==> 01-12: inputs <==
// pe_tile_new_unq1
module pe_tile_new_unq1 (
clk,
config_addr,
config_data,
out_BUS16_S0_T0,
in_BUS16_S0_T0,
out_BUS16_S0_T1,
in_BUS16_S0_T1,
out_BUS16_S0_T2,
in_BUS16_S0_T2,
out_BUS16_S0_T3,
in_BUS16_S0_T3,
out_BUS16_S0_T4,
in_BUS16_S0_T4,
out_BUS16_S1_T0,
in_BUS16_S1_T0,
out_BUS16_S1_T1,
in_BUS16_S1_T1,
out_BUS16_S1_T2,
in_BUS16_S1_T2,
out_BUS16_S1_T3,
in_BUS16_S1_T3,
out_BUS16_S1_T4,
in_BUS16_S1_T4,
out_BUS16_S2_T0,
in_BUS16_S2_T0,
out_BUS16_S2_T1,
in_BUS16_S2_T1,
out_BUS16_S2_T2,
in_BUS16_S2_T2,
out_BUS16_S2_T3,
in_BUS16_S2_T3,
out_BUS16_S2_T4,
in_BUS16_S2_T4,
out_BUS16_S3_T0,
in_BUS16_S3_T0,
out_BUS16_S3_T1,
in_BUS16_S3_T1,
out_BUS16_S3_T2,
in_BUS16_S3_T2,
out_BUS16_S3_T3,
in_BUS16_S3_T3,
out_BUS16_S3_T4,
in_BUS16_S3_T4,
out_BUS1_S0_T0,
in_BUS1_S0_T0,
out_BUS1_S0_T1,
in_BUS1_S0_T1,
out_BUS1_S0_T2,
in_BUS1_S0_T2,
out_BUS1_S0_T3,
in_BUS1_S0_T3,
out_BUS1_S0_T4,
in_BUS1_S0_T4,
out_BUS1_S1_T0,
in_BUS1_S1_T0,
out_BUS1_S1_T1,
in_BUS1_S1_T1,
out_BUS1_S1_T2,
in_BUS1_S1_T2,
out_BUS1_S1_T3,
in_BUS1_S1_T3,
out_BUS1_S1_T4,
in_BUS1_S1_T4,
out_BUS1_S2_T0,
in_BUS1_S2_T0,
out_BUS1_S2_T1,
in_BUS1_S2_T1,
out_BUS1_S2_T2,
in_BUS1_S2_T2,
out_BUS1_S2_T3,
in_BUS1_S2_T3,
out_BUS1_S2_T4,
in_BUS1_S2_T4,
out_BUS1_S3_T0,
in_BUS1_S3_T0,
out_BUS1_S3_T1,
in_BUS1_S3_T1,
out_BUS1_S3_T2,
in_BUS1_S3_T2,
out_BUS1_S3_T3,
in_BUS1_S3_T3,
out_BUS1_S3_T4,
in_BUS1_S3_T4,
reset,
tile_id
);
Settings: LEC_CHECK=0, ABC_AREA=0, CAP_MARGIN=20, CELL_PAD_IN_SITES_GLOBAL_PLACEMENT=0, CORE_MARGIN=2, CORE_UTILIZATION=71, CTS_CLUSTER_DIAMETER=227, CTS_CLUSTER_SIZE=43, GPL_ROUTABILITY_DRIVEN=1, HOLD_SLACK_MARGIN=0.08, MAX_ROUTING_LAYER=met5, MIN_ROUTING_LAYER=met1, SETUP_SLACK_MARGIN=2.26, SLEW_MARGIN=20, TNS_END_PERCENT=95; clock period 16.5 ns.
run.sh (not shown) runs the stock make flow with config.mk's settings and CLKGATE_MAP_FILE=.
==> 11-20: changes against 01-12 <==
CELL_PAD_IN_SITES_GLOBAL_PLACEMENT = 1   (was 0)
CORE_UTILIZATION = 50   (was 71)
CTS_CLUSTER_DIAMETER = unset   (was 227)
HOLD_SLACK_MARGIN = 0.29   (was 0.08)
PLACE_DENSITY = 0.43   (was unset)
SETUP_SLACK_MARGIN = 2.8   (was 2.26)
TNS_END_PERCENT = unset   (was 95)
==> flow/constraint.sdc (replaced) <==
create_clock -name core_clock -period 10.6 [get_ports {clk}]
set_input_delay 2.1200 -clock core_clock [delete_from_list [all_inputs] [get_ports {clk}]]
set_output_delay 2.1200 -clock core_clock [all_outputs]
set_load 0.01 [all_outputs]
==> 11-03: changes against 01-12 <==
CELL_PAD_IN_SITES_GLOBAL_PLACEMENT = 1   (was 0)
CORE_UTILIZATION = 64   (was 71)
CTS_CLUSTER_DIAMETER = unset   (was 227)
SETUP_SLACK_MARGIN = 4.3   (was 2.26)
TNS_END_PERCENT = 90   (was 95)
==> flow/constraint.sdc (replaced) <==
create_clock -name core_clock -period 19.0 [get_ports {clk}]
set_input_delay 3.8000 -clock core_clock [delete_from_list [all_inputs] [get_ports {clk}]]
set_output_delay 3.8000 -clock core_clock [all_outputs]
set_load 0.01 [all_outputs]
==> qor summary <==
item	11-03	11-20	01-12
Post-cts hold buffer count	-	0	0
Placer's final routability congestion estimate	-	1.20	1.36
Horizontal die dimension	286 um	323 um	272 um
Full die area	82,000 sq um	105,000 sq um	74,000 sq um
Post-Place Cells	-	9,004	7,832
TritonCTS Buffers	-	68	16
Row count	103	117	98
Cells resized by post-CTS repair	-	1,560	1,610
Detailed placer's ending HPWL	-	227 mm	201 mm
Root cell of the clock tree	-	sky130_fd_sc_hd__clkbuf_16	sky130_fd_sc_hd__clkbuf_16
Bufs on Longest Clock Path	-	3	3
Placeable core area	79,000 sq um	101,000 sq um	71,400 sq um
Adders+Majority by Area	14.4%	14.4%	14.4%
Tally of buffers added on design ports	-	761	761
Post-CTS setup buffer count	-	226	207
Standard cell area after detailed placement	-	68,400 sq um	60,500 sq um
Pre-CTS setup slack	-	-2.83 ns	0.148 ns
Status	did not finish	failed layout checks	did not finish
Failing step	global placement (3_3_place_gp)	-	global routing (5_1_grt)
Violated checks	-	setup timing	-
Starting utilization of the core area	64.6%	50.3%	71.5%
Die Span Y	286 um	323 um	272 um
CTS H-Tree Depth	-	3	1
Number of sinks handled by clock tree synthesis	-	552	552

==> 07-25 <==
pe_tile_new_unq1 again, from the RTL that the note above started with.
// pe_tile_new_unq1
module pe_tile_new_unq1 (
clk,
config_addr,
config_data,
out_BUS16_S0_T0,
in_BUS16_S0_T0,
out_BUS16_S0_T1,
in_BUS16_S0_T1,
out_BUS16_S0_T2,
in_BUS16_S0_T2,
out_BUS16_S0_T3,
in_BUS16_S0_T3,
out_BUS16_S0_T4,
in_BUS16_S0_T4,
out_BUS16_S1_T0,
in_BUS16_S1_T0,
out_BUS16_S1_T1,
in_BUS16_S1_T1,
out_BUS16_S1_T2,
in_BUS16_S1_T2,
out_BUS16_S1_T3,
in_BUS16_S1_T3,
out_BUS16_S1_T4,
in_BUS16_S1_T4,
out_BUS16_S2_T0,
in_BUS16_S2_T0,
out_BUS16_S2_T1,
in_BUS16_S2_T1,
out_BUS16_S2_T2,
in_BUS16_S2_T2,
out_BUS16_S2_T3,
in_BUS16_S2_T3,
out_BUS16_S2_T4,
in_BUS16_S2_T4,
out_BUS16_S3_T0,
in_BUS16_S3_T0,
out_BUS16_S3_T1,
in_BUS16_S3_T1,
out_BUS16_S3_T2,
in_BUS16_S3_T2,
out_BUS16_S3_T3,
in_BUS16_S3_T3,
out_BUS16_S3_T4,
in_BUS16_S3_T4,
out_BUS1_S0_T0,
in_BUS1_S0_T0,
out_BUS1_S0_T1,
in_BUS1_S0_T1,
out_BUS1_S0_T2,
in_BUS1_S0_T2,
out_BUS1_S0_T3,
in_BUS1_S0_T3,
out_BUS1_S0_T4,
in_BUS1_S0_T4,
out_BUS1_S1_T0,
in_BUS1_S1_T0,
out_BUS1_S1_T1,
in_BUS1_S1_T1,
out_BUS1_S1_T2,
in_BUS1_S1_T2,
out_BUS1_S1_T3,
in_BUS1_S1_T3,
out_BUS1_S1_T4,
in_BUS1_S1_T4,
out_BUS1_S2_T0,
in_BUS1_S2_T0,
out_BUS1_S2_T1,
in_BUS1_S2_T1,
out_BUS1_S2_T2,
in_BUS1_S2_T2,
out_BUS1_S2_T3,
in_BUS1_S2_T3,
out_BUS1_S2_T4,
in_BUS1_S2_T4,
out_BUS1_S3_T0,
in_BUS1_S3_T0,
out_BUS1_S3_T1,
in_BUS1_S3_T1,
out_BUS1_S3_T2,
in_BUS1_S3_T2,
out_BUS1_S3_T3,
in_BUS1_S3_T3,
out_BUS1_S3_T4,
in_BUS1_S3_T4,
reset,
tile_id
);
Settings: LEC_CHECK=0, ABC_AREA=0, CAP_MARGIN=20, CELL_PAD_IN_SITES_GLOBAL_PLACEMENT=0, CORE_MARGIN=2, CORE_UTILIZATION=72, CTS_CLUSTER_SIZE=43, GPL_ROUTABILITY_DRIVEN=1, HOLD_SLACK_MARGIN=0.08, MAX_ROUTING_LAYER=met5, MIN_ROUTING_LAYER=met1, PLACE_DENSITY=0.35, SETUP_SLACK_MARGIN=-1.34, SLEW_MARGIN=20, TNS_END_PERCENT=95; clock period 15.6 ns.
==> 09-11 (differences from 07-25) <==
Settings changed: CAP_MARGIN 20 to 30, CELL_PAD_IN_SITES_GLOBAL_PLACEMENT 0 to 1, CORE_UTILIZATION 72 to 45, HOLD_SLACK_MARGIN 0.08 to default, PLACE_DENSITY 0.35 to default, PLACE_DENSITY_LB_ADDON from default to 0.25, SETUP_SLACK_MARGIN -1.34 to 4.62, TNS_END_PERCENT 95 to 55.
==> flow/constraint.sdc (replaced) <==
create_clock -name core_clock -period 30.2 [get_ports {clk}]
set_input_delay 6.0400 -clock core_clock [delete_from_list [all_inputs] [get_ports {clk}]]
set_output_delay 6.0400 -clock core_clock [all_outputs]
set_load 0.01 [all_outputs]
==> 04-09 (differences from 07-25) <==
Settings changed: ABC_AREA 0 to default, CELL_PAD_IN_SITES_GLOBAL_PLACEMENT 0 to default, CORE_UTILIZATION 72 to 51, CTS_CLUSTER_SIZE 43 to 37, GPL_ROUTABILITY_DRIVEN 1 to default, HOLD_SLACK_MARGIN 0.08 to default, MAX_ROUTING_LAYER met5 to default, MIN_ROUTING_LAYER met1 to default, PLACE_DENSITY 0.35 to default, SETUP_SLACK_MARGIN -1.34 to -1.01, TNS_END_PERCENT 95 to default.
==> flow/constraint.sdc (replaced) <==
create_clock -name core_clock -period 10.6 [get_ports {clk}]
set_input_delay 2.1200 -clock core_clock [delete_from_list [all_inputs] [get_ports {clk}]]
set_output_delay 2.1200 -clock core_clock [all_outputs]
set_load 0.01 [all_outputs]
==> results <==
| metric | 07-25 | 09-11 | 04-09 |
|---|---|---|---|
| Arrival time worst endpoint | - | 17720 ps | 10980 ps |
| Normalized max-slew margin | - | 0.2715 | 0.1433 |
| Final instance area | - | 62500 µm² | 71290 µm² |
| Standard cell core area | 70030 µm² | 112500 µm² | 99570 µm² |
| Resized Gates After CTS | 0 | 0 | 346 |
| Met2 layer wire length in the routed design | - | 118.1 mm | 117.4 mm |
| Origin of the worst setup path | - | in_BUS16_S2_T1[6] | in_BUS16_S2_T0[0] |
| Plain + repair buffers | - | 953 | 1900 |
| Power drawn by the clock network | - | 0.920 mW | 2.52 mW |
| Run status | did not finish | complete, no violations | failed layout checks |
| Failing step | 5_1_grt | - | - |
| Violated checks | - | - | setup timing |
| Worst hold path stage count | - | 2 | 2 |
| Largest area class, layout | - | logic gates | logic gates |
| Post-Route Hold Slack | - | 489.4 ps | 464.9 ps |
| Combinational share of cell area | - | 0.5745 | 0.5160 |
| Sw Share | - | 0.4067 | 0.4003 |
| Hold Startpoint | - | cb_data1.config_cb[12]$_SDFFE_PP0P_ | sb_wide.config_sb[18]$_SDFFE_PP0P_ |
| Sequential logic power | - | 0.784 mW | 2.24 mW |
| Sum Neg Setup Slack | - | 0 ps | -721820 ps |
| Worst Skew | - | 49.85 ps | 36.90 ps |
| Routed vias | - | 56433 | 63042 |
| Max capacitance violation total | - | 0 | 0 |
| Starting utilization of the core area | 0.7284 | 0.4534 | 0.5123 |
Power and IR drop assume default switching activity.
